==> inputs of run B <==
Design archon_top, start of the top module:
module archon_top (
    input wire clk,
    input wire reset,  
    input wire [15:0] external_entropy_in,  
    input wire [7:0] analog_entropy_raw,    
    input wire [1:0] ml_predicted_action,  
    input wire ml_risk_flag_top,           
    input wire manual_lock_top,            
    input wire analog_lock_override,
    input wire analog_flush_override,
    input wire quantum_override_signal,  
    input wire [1:0] mission_profile,          
    input wire override_authentication_valid,  
    input wire [7:0] entropy_threshold_fsm,    
    output wire [3:0] cpu_debug_pc,
    output wire [15:0] cpu_debug_instr,
    output wire cpu_debug_stall,
    output wire cpu_debug_flush,
    output wire cpu_debug_lock,
    output wire [7:0] cpu_debug_fsm_entropy_log,
    output wire [2:0] cpu_debug_fsm_instr_type_log,
    output wire cpu_debug_hazard_flag,
    output wire [1:0] cpu_debug_fsm_state,
    output wire cpu_debug_shock_detected,
    output wire [1:0] cpu_debug_classified_entropy,
    output wire system_enable_fire_pulse  
);
    wire archon_top_internal_hazard_to_cpu = 1'b0;  
    pipeline_cpu u_pipeline_cpu (
        .clk(clk),
        .reset(reset),
        .external_entropy_in(external_entropy_in),
  ...
export LEC_CHECK = 0
export ABC_AREA = 1
export CAP_MARGIN = 15
export CORE_ASPECT_RATIO = 0.99
export CORE_MARGIN = 2
export CORE_UTILIZATION = 63
export CTS_CLUSTER_SIZE = 32
export MAX_ROUTING_LAYER = met4
export SLEW_MARGIN = 15
export TNS_END_PERCENT = 95
create_clock -name core_clock -period 14.1 [get_ports {clk}]
run.sh (not shown) runs the stock make flow with config.mk's settings and CLKGATE_MAP_FILE=.
==> run P (differences from run B) <==
- ABC_AREA: 1 -> not set
- CAP_MARGIN: 15 -> 40
- CORE_ASPECT_RATIO: 0.99 -> not set
- CORE_UTILIZATION: 63 -> 70
- MAX_ROUTING_LAYER: met4 -> not set
- SETUP_SLACK_MARGIN: not set -> 1.8
- SLEW_MARGIN: 15 -> 20
- TNS_END_PERCENT: 95 -> not set
==> flow/constraint.sdc (replaced) <==
create_clock -name core_clock -period 6.22 [get_ports {clk}]
set_input_delay 1.2440 -clock core_clock [delete_from_list [all_inputs] [get_ports {clk}]]
set_output_delay 1.2440 -clock core_clock [all_outputs]
set_load 0.01 [all_outputs]
==> run D (differences from run B) <==
- CORE_ASPECT_RATIO: 0.99 -> 0.96
- CORE_UTILIZATION: 63 -> 72
- CTS_CLUSTER_DIAMETER: not set -> 381
- CTS_CLUSTER_SIZE: 32 -> 15
- PLACE_DENSITY_LB_ADDON: not set -> 0.06
==> flow/constraint.sdc (replaced) <==
create_clock -name core_clock -period 9.88 [get_ports {clk}]
set_input_delay 1.9760 -clock core_clock [delete_from_list [all_inputs] [get_ports {clk}]]
set_output_delay 1.9760 -clock core_clock [all_outputs]
set_load 0.01 [all_outputs]
==> run G (differences from run B) <==
- ABC_AREA: 1 -> not set
- CAP_MARGIN: 15 -> 20
- CORE_ASPECT_RATIO: 0.99 -> not set
- CORE_UTILIZATION: 63 -> 52
- CTS_CLUSTER_SIZE: 32 -> not set
- MAX_ROUTING_LAYER: met4 -> not set
- SLEW_MARGIN: 15 -> 20
- TNS_END_PERCENT: 95 -> not set
==> flow/constraint.sdc (replaced) <==
create_clock -name core_clock -period 10.1 [get_ports {clk}]
set_input_delay 2.0200 -clock core_clock [delete_from_list [all_inputs] [get_ports {clk}]]
set_output_delay 2.0200 -clock core_clock [all_outputs]
set_load 0.01 [all_outputs]
==> changes_impl.md <==
## Implementation

- Status: failed layout checks
- Final WS setup: -0.739 ns
- Layout Check Fails: negative setup slack
- Syn Area/Cell: approximately 9.9 sq um
- Nets: 3,275
- Crit Path Max Fanout: 5
- Clock buffers: 59
- Final Setup Violations: 1
the above is filed under run G

==> changes_impl.md <==
## Implementation

- Status: failed layout checks
- Layout Check Fails: negative setup slack
- Final Setup Violations: 1
- Crit Path Max Fanout: 6
- Final WS setup: -0.692 ns
the above is filed under run D

==> changes_impl.md <==
## Implementation

- Status: no timing/DRC/antenna violations
- Final WS setup: 0.575 ns
- Clock buffers: 54
- Final Setup Violations: 0
the above is filed under run B

==> changes_impl.md <==
## Implementation

- Layout Check Fails: negative setup slack
- Final Setup Violations: 3
- Final WS setup: -3.17 ns
- Status: failed layout checks
- Nets: between 3,000 and 4,000
- Clock buffers: 50
the above is filed under run P


---

==> build 43: inputs <==
Starting RTL as in the previous note.
clock: 9.88 ns
lec_check: 0
abc_area: 1
cap_margin: 20
core_margin: 2
core_utilization: 71
cts_cluster_diameter: 40
cts_cluster_size: 72
place_density_lb_addon: 0.06
setup_slack_margin: 2.49
slew_margin: 20
==> inputs of build 20, as changes to build 43 <==
Settings changed: ABC_AREA 1 to unset, CORE_UTILIZATION 71 to 34, CTS_CLUSTER_DIAMETER 40 to unset, CTS_CLUSTER_SIZE 72 to unset, PLACE_DENSITY_LB_ADDON 0.06 to unset, SETUP_SLACK_MARGIN 2.49 to unset.
==> flow/constraint.sdc (replaced) <==
create_clock -name core_clock -period 20.9 [get_ports {clk}]
set_input_delay 4.1800 -clock core_clock [delete_from_list [all_inputs] [get_ports {clk}]]
set_output_delay 4.1800 -clock core_clock [all_outputs]
set_load 0.01 [all_outputs]
==> flow_metrics.py <==
# Metrics from the implementation run
metrics = {
    "run_status": {
        "violations": "setup timing",
        "status": "failed layout checks",
    },
    "final_timing": {
        "setup_viol": 3,
        "fin_ws_ns": -1.208,
    },
}
(the above is from build 43)
==> flow_metrics.py <==
# Metrics from the implementation run
metrics = {
    "run_status": {
        "status": "no timing/DRC/antenna violations",
    },
    "final_timing": {
        "fin_ws_ns": 3.188,
        "setup_viol": 0,
        "period_needed_ns": 17.71,
    },
}
(the above is from build 20)

---

==> run M: inputs <==
Starting RTL as in the previous note.
make LEC_CHECK=0 ABC_AREA=1 CAP_MARGIN=20 CELL_PAD_IN_SITES_DETAIL_PLACEMENT=2 CORE_MARGIN=5 CORE_UTILIZATION=21 CTS_CLUSTER_SIZE=88 MAX_ROUTING_LAYER=met5 PLACE_DENSITY=0.46 SLEW_MARGIN=15 TNS_END_PERCENT=70 finish   # period 11.3 ns
==> run E (differences from run M) <==
- ABC_AREA: 1 -> not set
- CELL_PAD_IN_SITES_DETAIL_PLACEMENT: 2 -> not set
- CORE_MARGIN: 5 -> 2
- CORE_UTILIZATION: 21 -> 40
- CTS_CLUSTER_SIZE: 88 -> 10
- MAX_ROUTING_LAYER: met5 -> not set
- PLACE_DENSITY: 0.46 -> not set
- SETUP_SLACK_MARGIN: not set -> 1.94
- SLEW_MARGIN: 15 -> 20
- TNS_END_PERCENT: 70 -> not set
==> flow/constraint.sdc (replaced) <==
create_clock -name core_clock -period 7.28 [get_ports {clk}]
set_input_delay 1.4560 -clock core_clock [delete_from_list [all_inputs] [get_ports {clk}]]
set_output_delay 1.4560 -clock core_clock [all_outputs]
set_load 0.01 [all_outputs]
==> run Y (differences from run M) <==
- CAP_MARGIN: 20 -> 15
- CELL_PAD_IN_SITES_DETAIL_PLACEMENT: 2 -> not set
- CORE_ASPECT_RATIO: not set -> 1.13
- CORE_MARGIN: 5 -> 2
- CORE_UTILIZATION: 21 -> 70
- CTS_CLUSTER_SIZE: 88 -> 15
- MAX_ROUTING_LAYER: met5 -> met4
- PLACE_DENSITY: 0.46 -> not set
- TNS_END_PERCENT: 70 -> 95
==> flow/constraint.sdc (replaced) <==
create_clock -name core_clock -period 11.1 [get_ports {clk}]
set_input_delay 2.2200 -clock core_clock [delete_from_list [all_inputs] [get_ports {clk}]]
set_output_delay 2.2200 -clock core_clock [all_outputs]
set_load 0.01 [all_outputs]
==> results <==
Run Y finished with timing, DRC and antenna clean. Run M completed with no timing, DRC or antenna violations. Run E reached the layout checks and failed them: setup timing.
Of run Y and run E, run E has the higher synthesized area (gap about 6%, measured against run E).
In sequential cell count, run M and run Y do not differ.
The highest clock skew belongs to run E, the lowest to run Y.
Final cell count, lowest first: run Y, run E, run M.

---

==> inputs of delta <==
archon_top again, from the RTL that the note above started with.
// archon_top
module archon_top (
    input wire clk,
    input wire reset,  
    input wire [15:0] external_entropy_in,  
    input wire [7:0] analog_entropy_raw,    
    input wire [1:0] ml_predicted_action,  
    input wire ml_risk_flag_top,           
    input wire manual_lock_top,            
    input wire analog_lock_override,
    input wire analog_flush_override,
    input wire quantum_override_signal,  
    input wire [1:0] mission_profile,          
    input wire override_authentication_valid,  
    input wire [7:0] entropy_threshold_fsm,    
    output wire [3:0] cpu_debug_pc,
    output wire [15:0] cpu_debug_instr,
    output wire cpu_debug_stall,
    output wire cpu_debug_flush,
    output wire cpu_debug_lock,
    output wire [7:0] cpu_debug_fsm_entropy_log,
    output wire [2:0] cpu_debug_fsm_instr_type_log,
    output wire cpu_debug_hazard_flag,
    output wire [1:0] cpu_debug_fsm_state,
    output wire cpu_debug_shock_detected,
    output wire [1:0] cpu_debug_classified_entropy,
    output wire system_enable_fire_pulse  
);
Settings: LEC_CHECK=0, ABC_AREA=0, CAP_MARGIN=0, CELL_PAD_IN_SITES_DETAIL_PLACEMENT=2, CELL_PAD_IN_SITES_GLOBAL_PLACEMENT=3, CORE_ASPECT_RATIO=0.56, CORE_MARGIN=4, CORE_UTILIZATION=69, CTS_CLUSTER_SIZE=77, GPL_ROUTABILITY_DRIVEN=1, MAX_ROUTING_LAYER=met5, MIN_ROUTING_LAYER=met2, PLACE_DENSITY_LB_ADDON=0.22, SETUP_SLACK_MARGIN=1.76, SLEW_MARGIN=40, TNS_END_PERCENT=95; clock period 10.2 ns.
==> inputs of amber, as changes to delta <==
==> flow/config.mk (replaced) <==
export PLATFORM = sky130hd
export DESIGN_NAME = archon_top
export DESIGN_NICKNAME = archon_top
export VERILOG_FILES = /design/flow/design.v
export SDC_FILE = /design/flow/constraint.sdc
export NUM_CORES = 4
export LEC_CHECK = 0
export CAP_MARGIN = 20
export CORE_MARGIN = 2
export CORE_UTILIZATION = 66
export SLEW_MARGIN = 20
==> flow/constraint.sdc (replaced) <==
create_clock -name core_clock -period 13.2 [get_ports {clk}]
set_input_delay 2.6400 -clock core_clock [delete_from_list [all_inputs] [get_ports {clk}]]
set_output_delay 2.6400 -clock core_clock [all_outputs]
set_load 0.01 [all_outputs]
==> flow_summary.ini <==
; synthesis and place-and-route metrics
[status]
outcome = no timing/DRC/antenna violations

[yosys]
compound_area_frac = 0.143
synth-simple-area-share = 0.134

[floorplan]
core-area_mm2 = 0.0417
initial_utilization = 0.664
die_y_um = 209
fp.dieW_um = 209
chipArea_mm2 = 0.0436

[power_and_ir_drop]
Source of the figures above: amber

==> flow_summary.ini <==
; implementation run metrics
[status]
outcome = stopped before the end
tool.error = [ERROR FLW-0024] Place density exceeds 1.0 (current PLACE_DENSITY_LB_ADDON =  0.22). Please check if the value of  PLACE_DENSITY_LB_ADDON is between 0 and 0.99.
lastStage = global placement without I/O (3_1_place_gp_skip_io)

[floorplan]
die_y_um = 158
chipArea_mm2 = 0.0435

[yosys]
synth-simple-area-share = 0.134
Source of the figures above: delta


---

==> inputs of wip/yarrow <==
archon_top again, from the RTL that the note above started with.
export LEC_CHECK = 0
export ABC_AREA = 0
export CAP_MARGIN = 40
export CELL_PAD_IN_SITES_GLOBAL_PLACEMENT = 1
export CORE_MARGIN = 10
export CORE_UTILIZATION = 41
export CTS_CLUSTER_DIAMETER = 382
export GPL_TIMING_DRIVEN = 1
export HOLD_SLACK_MARGIN = -0.04
export MAX_ROUTING_LAYER = met4
export SETUP_SLACK_MARGIN = -1.98
export SLEW_MARGIN = 20
export TNS_END_PERCENT = 20
create_clock -name core_clock -period 25.1 [get_ports {clk}]
==> wip/juniper: changes against wip/yarrow <==
ABC_AREA = default   (was 0)
CAP_MARGIN = 20   (was 40)
CELL_PAD_IN_SITES_GLOBAL_PLACEMENT = default   (was 1)
CORE_MARGIN = 2   (was 10)
CORE_UTILIZATION = 40   (was 41)
CTS_CLUSTER_DIAMETER = default   (was 382)
CTS_CLUSTER_SIZE = 92   (was default)
GPL_TIMING_DRIVEN = default   (was 1)
HOLD_SLACK_MARGIN = default   (was -0.04)
MAX_ROUTING_LAYER = default   (was met4)
SETUP_SLACK_MARGIN = -0.2   (was -1.98)
TNS_END_PERCENT = default   (was 20)
==> flow/constraint.sdc (replaced) <==
create_clock -name core_clock -period 6.73 [get_ports {clk}]
set_input_delay 1.3460 -clock core_clock [delete_from_list [all_inputs] [get_ports {clk}]]
set_output_delay 1.3460 -clock core_clock [all_outputs]
set_load 0.01 [all_outputs]
==> wip/onyx: changes against wip/yarrow <==
ABC_AREA = default   (was 0)
CAP_MARGIN = 5   (was 40)
CELL_PAD_IN_SITES_GLOBAL_PLACEMENT = default   (was 1)
CORE_MARGIN = 2   (was 10)
CORE_UTILIZATION = 70   (was 41)
CTS_CLUSTER_DIAMETER = default   (was 382)
GPL_TIMING_DRIVEN = default   (was 1)
HOLD_SLACK_MARGIN = default   (was -0.04)
MAX_ROUTING_LAYER = default   (was met4)
SETUP_SLACK_MARGIN = 1.5   (was -1.98)
TNS_END_PERCENT = default   (was 20)
==> flow/constraint.sdc (replaced) <==
create_clock -name core_clock -period 6.22 [get_ports {clk}]
set_input_delay 1.2440 -clock core_clock [delete_from_list [all_inputs] [get_ports {clk}]]
set_output_delay 1.2440 -clock core_clock [all_outputs]
set_load 0.01 [all_outputs]
==> wip/sierra: changes against wip/yarrow <==
ABC_AREA = 1   (was 0)
CAP_MARGIN = 15   (was 40)
CELL_PAD_IN_SITES_GLOBAL_PLACEMENT = default   (was 1)
CORE_MARGIN = 2   (was 10)
CORE_UTILIZATION = 72   (was 41)
CTS_CLUSTER_DIAMETER = default   (was 382)
CTS_CLUSTER_SIZE = 100   (was default)
GPL_TIMING_DRIVEN = default   (was 1)
HOLD_SLACK_MARGIN = default   (was -0.04)
MAX_ROUTING_LAYER = default   (was met4)
SETUP_SLACK_MARGIN = default   (was -1.98)
TNS_END_PERCENT = default   (was 20)
==> flow/constraint.sdc (replaced) <==
create_clock -name core_clock -period 9.88 [get_ports {clk}]
set_input_delay 1.9760 -clock core_clock [delete_from_list [all_inputs] [get_ports {clk}]]
set_output_delay 1.9760 -clock core_clock [all_outputs]
set_load 0.01 [all_outputs]
==> GITHUB_STEP_SUMMARY <==
## Synthesis and layout report

| Metric | Value |
|---|---|
| Status | complete, no violations |
| Average routed wire per standard cell | 19.9 um |
| Required @ worst endpoint | between 20000 and 25000 ps |
| Fmax | between 50 and 60 MHz |
| Final setup vio count | 0 |
| Logic share of the area | 0.549 |
| P&R area growth vs syn | 11.3% |
That was wip/yarrow.
==> GITHUB_STEP_SUMMARY <==
## Synthesis and layout report

| Metric | Value |
|---|---|
| Status | finished with violations |
| SO Faults | setup timing |
| Required @ worst endpoint | about 5000 ps |
| Final setup vio count | 3 |
| Average routed wire per standard cell | approximately 22 um |
| P&R area growth vs syn | 18.9% |
| Fmax | 108 MHz |
| Final WS setup | -3040 ps |
That was wip/onyx.
==> GITHUB_STEP_SUMMARY <==
## Synthesis and layout report

| Metric | Value |
|---|---|
| Status | finished with violations |
| SO Faults | setup timing |
| Final WS setup | -2800 ps |
| Required @ worst endpoint | between 5000 and 6000 ps |
| Fmax | roughly 100 MHz |
| Logic share of the area | 0.530 |
| Final setup vio count | 3 |
| Average routed wire per standard cell | between 15 and 20 um |
That was wip/juniper.
==> GITHUB_STEP_SUMMARY <==
## Synthesis and layout report

| Metric | Value |
|---|---|
| Final setup vio count | 1 |
| P&R area growth vs syn | 12.5% |
| Status | finished with violations |
| Final WS setup | -525 ps |
| SO Faults | setup timing |
| Fmax | 96.1 MHz |
| Average routed wire per standard cell | approximately 18 um |
That was wip/sierra.
